==> inputs of build 18 <==
// mac_array
module mac_array #(
    parameter NUM_CHANNELS = 4,
    parameter DATA_WIDTH = 8,
    parameter ACCUM_WIDTH = 32,
    parameter OUTPUT_WIDTH = 16
)(
    input  clk,
    input  rst_n,
    input  [NUM_CHANNELS-1:0] enable,
    input  [NUM_CHANNELS-1:0] clear_acc,
    input  [DATA_WIDTH*NUM_CHANNELS-1:0] input_data,
    input  [DATA_WIDTH*NUM_CHANNELS-1:0] weight,
    output [OUTPUT_WIDTH*NUM_CHANNELS-1:0] mac_out,
    output [OUTPUT_WIDTH*NUM_CHANNELS-1:0] activated_out,
    output [NUM_CHANNELS-1:0] valid,
    output [NUM_CHANNELS-1:0] overflow
);
==> flow/config.mk <==
export PLATFORM = sky130hd
export DESIGN_NAME = mac_array
export DESIGN_NICKNAME = mac_array
export VERILOG_FILES = /design/flow/design.v
export SDC_FILE = /design/flow/constraint.sdc
export NUM_CORES = 4
export LEC_CHECK = 0
export CAP_MARGIN = 20
export CORE_MARGIN = 2
export CORE_UTILIZATION = 66
export CTS_CLUSTER_DIAMETER = 231
export CTS_CLUSTER_SIZE = 45
export PLACE_DENSITY = 0.61
export SLEW_MARGIN = 20
export TNS_END_PERCENT = 5
==> flow/constraint.sdc <==
create_clock -name core_clock -period 4.62 [get_ports {clk}]
set_input_delay 0.9240 -clock core_clock [delete_from_list [all_inputs] [get_ports {clk}]]
set_output_delay 0.9240 -clock core_clock [all_outputs]
set_load 0.01 [all_outputs]
run.sh (not shown) runs the stock make flow with config.mk's settings and CLKGATE_MAP_FILE=.
==> build 60 (differences from build 18) <==
CORE_UTILIZATION = 67   (was 66)
CTS_CLUSTER_DIAMETER = not set   (was 231)
CTS_CLUSTER_SIZE = not set   (was 45)
PLACE_DENSITY = not set   (was 0.61)
SETUP_SLACK_MARGIN = 1.49   (was not set)
==> flow/constraint.sdc (replaced) <==
create_clock -name core_clock -period 5.59 [get_ports {clk}]
set_input_delay 1.1180 -clock core_clock [delete_from_list [all_inputs] [get_ports {clk}]]
set_output_delay 1.1180 -clock core_clock [all_outputs]
set_load 0.01 [all_outputs]
==> trial 19 (differences from build 18) <==
CORE_UTILIZATION = 72   (was 66)
CTS_CLUSTER_DIAMETER = not set   (was 231)
CTS_CLUSTER_SIZE = not set   (was 45)
PLACE_DENSITY = 0.95   (was 0.61)
TNS_END_PERCENT = not set   (was 5)
==> flow/constraint.sdc (replaced) <==
create_clock -name core_clock -period 7.57 [get_ports {clk}]
set_input_delay 1.5140 -clock core_clock [delete_from_list [all_inputs] [get_ports {clk}]]
set_output_delay 1.5140 -clock core_clock [all_outputs]
set_load 0.01 [all_outputs]
==> results <==
- Build 18 produced a layout that fails on negative setup slack. Trial 19 stopped in global routing (GRT-0116). Build 60 finished with negative setup slack left.
- Against build 60, the die area of build 18 is higher by 1.5%.
- Register-to-register slack: build 18 is worse than build 60 (0.41 ns).
- Against build 18, the sequential share of layout area of build 60 is lower by 0.070 points.
- Of build 60 and build 18, build 18 has the higher total power (gap 9.0%, measured against build 18).
- In build 18 the final cell count is lower than in build 60, by 0.35%.
- In synthesized cell count, build 18 and build 60 do not differ.
- In build 60 the count of clock-buffer cells in the layout is lower than in build 18, by 3.

* * *

==> lagoon: inputs <==
==> flow/design.v <==
module vedic_2x2 (
    input  [1:0] a,
    input  [1:0] b,
    output [3:0] product
);
    wire [3:0] partial;
    wire c1, c2;
    assign partial[0] = a[0] & b[0];
    assign partial[1] = a[1] & b[0];
    assign partial[2] = a[0] & b[1];
    assign partial[3] = a[1] & b[1];
    assign product[0] = partial[0];
    assign {c1, product[1]} = partial[1] + partial[2];
    assign {c2, product[2]} = partial[3] + c1;
    assign product[3] = c2;
endmodule
module vedic_mult #(
    parameter WIDTH = 8
)(
    input  [WIDTH-1:0] a,
    input  [WIDTH-1:0] b,
    output [2*WIDTH-1:0] product
);
    generate
        if (WIDTH == 2) begin : base_case
            vedic_2x2 v2x2 (
                .a(a),
                .b(b),
                .product(product)
            );
        end else begin : recursive_case
            localparam HALF_WIDTH = WIDTH / 2;
            wire [WIDTH-1:0] q0, q1, q2, q3;
            wire [2*WIDTH-1:0] aligned_q0, aligned_q1, aligned_q2, aligned_q3;
            wire [2*WIDTH-1:0] temp1, temp2;
            vedic_mult #(HALF_WIDTH) m0 (
                .a(a[HALF_WIDTH-1:0]),
                .b(b[HALF_WIDTH-1:0]),
                .product(q0)
            );
            vedic_mult #(HALF_WIDTH) m1 (
                .a(a[WIDTH-1:HALF_WIDTH]),
                .b(b[HALF_WIDTH-1:0]),
                .product(q1)
            );
            vedic_mult #(HALF_WIDTH) m2 (
                .a(a[HALF_WIDTH-1:0]),
                .b(b[WIDTH-1:HALF_WIDTH]),
                .product(q2)
            );
            vedic_mult #(HALF_WIDTH) m3 (
                .a(a[WIDTH-1:HALF_WIDTH]),
                .b(b[WIDTH-1:HALF_WIDTH]),
                .product(q3)
            );
            assign aligned_q0 = {{WIDTH{1'b0}}, q0};
            assign aligned_q1 = {{HALF_WIDTH{1'b0}}, q1, {HALF_WIDTH{1'b0}}};
            assign aligned_q2 = {{HALF_WIDTH{1'b0}}, q2, {HALF_WIDTH{1'b0}}};
            assign aligned_q3 = {q3, {WIDTH{1'b0}}};
            assign temp1 = aligned_q0 + aligned_q1;
            assign temp2 = temp1 + aligned_q2;
            assign product = temp2 + aligned_q3;
        end
    endgenerate
endmodule
module sigmoid_activation #(
    parameter WIDTH = 16,
    parameter FRAC_BITS = 11
)(
    input  signed [WIDTH-1:0] x,
    output [WIDTH-1:0] y
);
    localparam signed [WIDTH-1:0] NEG_THRESHOLD = -(4 << FRAC_BITS);
    localparam signed [WIDTH-1:0] POS_THRESHOLD = (4 << FRAC_BITS);
    localparam [WIDTH-1:0] ZERO_VAL = {WIDTH{1'b0}};
    localparam [WIDTH-1:0] HALF_VAL = (1 << (WIDTH-1));
    localparam [WIDTH-1:0] ONE_VAL  = {WIDTH{1'b1}};
    reg [WIDTH-1:0] y_reg;
    always @(*) begin
        if ($signed(x) < NEG_THRESHOLD)
            y_reg = ZERO_VAL;
        else if ($signed(x) > POS_THRESHOLD)
            y_reg = ONE_VAL;
        else
            y_reg = HALF_VAL + {{3{x[WIDTH-1]}}, x[WIDTH-1:3]};
    end
    assign y = y_reg;
endmodule
module mac_unit #(
    parameter DATA_WIDTH = 8,
    parameter ACCUM_WIDTH = 32,
    parameter OUTPUT_WIDTH = 16,
    parameter USE_SQRT_CSLA = 1,
    parameter ENABLE_ACTIVATION = 1,
    parameter FRAC_BITS = 11
)(
    input  clk,
    input  rst_n,
    input  enable,
    input  clear_acc,
    input  [DATA_WIDTH-1:0] input_data,
    input  [DATA_WIDTH-1:0] weight,
    output [OUTPUT_WIDTH-1:0] mac_out,
    output [OUTPUT_WIDTH-1:0] activated_out,
    output valid,
    output overflow
);
    localparam MULT_WIDTH = 2 * DATA_WIDTH;
    wire [MULT_WIDTH-1:0] mult_result;
    reg [ACCUM_WIDTH-1:0] accumulator;
    reg [ACCUM_WIDTH-1:0] next_acc;
    wire [ACCUM_WIDTH:0] acc_sum;
    reg overflow_reg;
    reg valid_reg;
    vedic_mult #(
        .WIDTH(DATA_WIDTH)
    ) multiplier (
        .a(input_data),
        .b(weight),
        .product(mult_result)
    );
    assign acc_sum = {1'b0, accumulator} + {{(ACCUM_WIDTH-MULT_WIDTH+1){1'b0}}, mult_result};
    always @(*) begin
        if (enable) begin
            if (clear_acc) begin
                next_acc = {{(ACCUM_WIDTH-MULT_WIDTH){1'b0}}, mult_result};
            end else begin
                next_acc = acc_sum[ACCUM_WIDTH-1:0];
            end
        end else if (clear_acc) begin
            next_acc = {ACCUM_WIDTH{1'b0}};
        end else begin
            next_acc = accumulator;
        end
    end
    always @(posedge clk or negedge rst_n) begin
        if (!rst_n)
            accumulator <= {ACCUM_WIDTH{1'b0}};
        else
            accumulator <= next_acc;
    end
    always @(posedge clk or negedge rst_n) begin
        if (!rst_n)
            overflow_reg <= 1'b0;
        else if (clear_acc)
            overflow_reg <= 1'b0;
        else if (enable && acc_sum[ACCUM_WIDTH])
            overflow_reg <= 1'b1;
    end
    assign overflow = overflow_reg;
    assign mac_out = accumulator[OUTPUT_WIDTH-1:0];
    generate
        if (ENABLE_ACTIVATION) begin : gen_activation
            sigmoid_activation #(
                .WIDTH(OUTPUT_WIDTH),
                .FRAC_BITS(FRAC_BITS)
            ) activation (
                .x(mac_out),
                .y(activated_out)
            );
        end else begin : no_activation
            assign activated_out = mac_out;
        end
    endgenerate
    always @(posedge clk or negedge rst_n) begin
        if (!rst_n)
            valid_reg <= 1'b0;
        else
            valid_reg <= enable;
    end
    assign valid = valid_reg;
endmodule
module mac_array #(
    parameter NUM_CHANNELS = 4,
    parameter DATA_WIDTH = 8,
    parameter ACCUM_WIDTH = 32,
    parameter OUTPUT_WIDTH = 16
)(
    input  clk,
    input  rst_n,
    input  [NUM_CHANNELS-1:0] enable,
    input  [NUM_CHANNELS-1:0] clear_acc,
    input  [DATA_WIDTH*NUM_CHANNELS-1:0] input_data,
    input  [DATA_WIDTH*NUM_CHANNELS-1:0] weight,
    output [OUTPUT_WIDTH*NUM_CHANNELS-1:0] mac_out,
    output [OUTPUT_WIDTH*NUM_CHANNELS-1:0] activated_out,
    output [NUM_CHANNELS-1:0] valid,
    output [NUM_CHANNELS-1:0] overflow
);
    genvar i;
    generate
        for (i = 0; i < NUM_CHANNELS; i = i + 1) begin : mac_channels
            mac_unit #(
                .DATA_WIDTH(DATA_WIDTH),
                .ACCUM_WIDTH(ACCUM_WIDTH),
                .OUTPUT_WIDTH(OUTPUT_WIDTH)
            ) mac_inst (
                .clk(clk),
                .rst_n(rst_n),
                .enable(enable[i]),
                .clear_acc(clear_acc[i]),
                .input_data(input_data[DATA_WIDTH*(i+1)-1:DATA_WIDTH*i]),
                .weight(weight[DATA_WIDTH*(i+1)-1:DATA_WIDTH*i]),
                .mac_out(mac_out[OUTPUT_WIDTH*(i+1)-1:OUTPUT_WIDTH*i]),
                .activated_out(activated_out[OUTPUT_WIDTH*(i+1)-1:OUTPUT_WIDTH*i]),
                .valid(valid[i]),
                .overflow(overflow[i])
            );
        end
    endgenerate
endmodule
==> flow/run.sh <==
#!/bin/bash
# the make line also repeats each setting of config.mk as NAME=value (left out here)
make -C /OpenROAD-flow-scripts/flow DESIGN_CONFIG=/design/flow/config.mk WORK_HOME=/design/flow/orfs CLKGATE_MAP_FILE= finish
==> flow/config.mk <==
export PLATFORM = sky130hd
export DESIGN_NAME = mac_array
export DESIGN_NICKNAME = mac_array
export VERILOG_FILES = /design/flow/design.v
export SDC_FILE = /design/flow/constraint.sdc
export NUM_CORES = 4
export LEC_CHECK = 0
export ABC_AREA = 0
export CAP_MARGIN = 30
export CORE_ASPECT_RATIO = 0.68
export CORE_MARGIN = 2
export CORE_UTILIZATION = 64
export CTS_CLUSTER_DIAMETER = 133
export GPL_ROUTABILITY_DRIVEN = 0
export GPL_TIMING_DRIVEN = 1
export MIN_ROUTING_LAYER = met1
export PLACE_DENSITY_LB_ADDON = 0.26
export SETUP_SLACK_MARGIN = 1.62
export SLEW_MARGIN = 5
==> flow/constraint.sdc <==
create_clock -name core_clock -period 13.3 [get_ports {clk}]
set_input_delay 2.6600 -clock core_clock [delete_from_list [all_inputs] [get_ports {clk}]]
set_output_delay 2.6600 -clock core_clock [all_outputs]
set_load 0.01 [all_outputs]
==> inputs of willow, as changes to lagoon <==
- ABC_AREA: 0 -> unset
- CAP_MARGIN: 30 -> 20
- CORE_ASPECT_RATIO: 0.68 -> unset
- CORE_UTILIZATION: 64 -> 14
- CTS_CLUSTER_DIAMETER: 133 -> unset
- GPL_ROUTABILITY_DRIVEN: 0 -> unset
- GPL_TIMING_DRIVEN: 1 -> unset
- MIN_ROUTING_LAYER: met1 -> unset
- PLACE_DENSITY_LB_ADDON: 0.26 -> unset
- SETUP_SLACK_MARGIN: 1.62 -> unset
- SLEW_MARGIN: 5 -> 20
==> flow/constraint.sdc (replaced) <==
create_clock -name core_clock -period 9.93 [get_ports {clk}]
set_input_delay 1.9860 -clock core_clock [delete_from_list [all_inputs] [get_ports {clk}]]
set_output_delay 1.9860 -clock core_clock [all_outputs]
set_load 0.01 [all_outputs]
==> comparison table <==
| metric | lagoon | willow |
|---|---|---|
| Power drawn by the sequential cells | 638 µW | 898 µW |
| Fraction of power consumed by sequential logic | 12.7% | 12.9% |
| Via count of the first global-routing pass | 17790 | 18057 |
| Total internal power | 2530 µW | 3500 µW |
| Met1 track demand over resource in global routing | 42.7% | 9.97% |
| Starting DRC count in detailed routing | 1317 | 770 |
| Detailed-routed wire length on met2 | 22800 µm | 28500 µm |
| Data arrival time of the critical path | 10.27 ns | 9.41 ns |
| Layout overhead on the synthesized area | 11.9% | 22.1% |
| Comb power | 3880 µW | 5250 µW |
| Run status | timing/DRC/antenna clean | timing/DRC/antenna clean |
| Average routed wire per standard cell | 16.6 µm | 12.9 µm |
| Largest stage delay, worst path | 0.55 ns | 0.54 ns |
| Met3 wire length | 3160 µm | 2190 µm |
| Max Clock Skew | 0.0148 ns | 0.0166 ns |
| Floorplan core density | 64.5% | 14.1% |
| P_sw | 2470 µW | 3450 µW |
| Clock-cell share of area | 2.48% | 2.65% |
| Number of search-and-repair iterations in the first detailed-routing pass | 7 | 5 |
| Capture point of the worst reg-to-reg path | mac_channels[0].mac_inst.accumulator[24]$_DFFE_PN0P_ | mac_channels[3].mac_inst.accumulator[22]$_DFFE_PN0P_ |
| Die Span X | 225 µm | 394 µm |
| Tally of filler cells in the layout | 2588 | 17011 |
| Power consumption | 5000 µW | 6950 µW |
| Detailed-routing wirelength on met1 | 24600 µm | 28500 µm |
| Number of non-clock buffers in the layout | 221 | 230 |
| Number of cells in the finished layout apart from fillers | 3083 | 4694 |
Power and IR drop assume default switching activity.
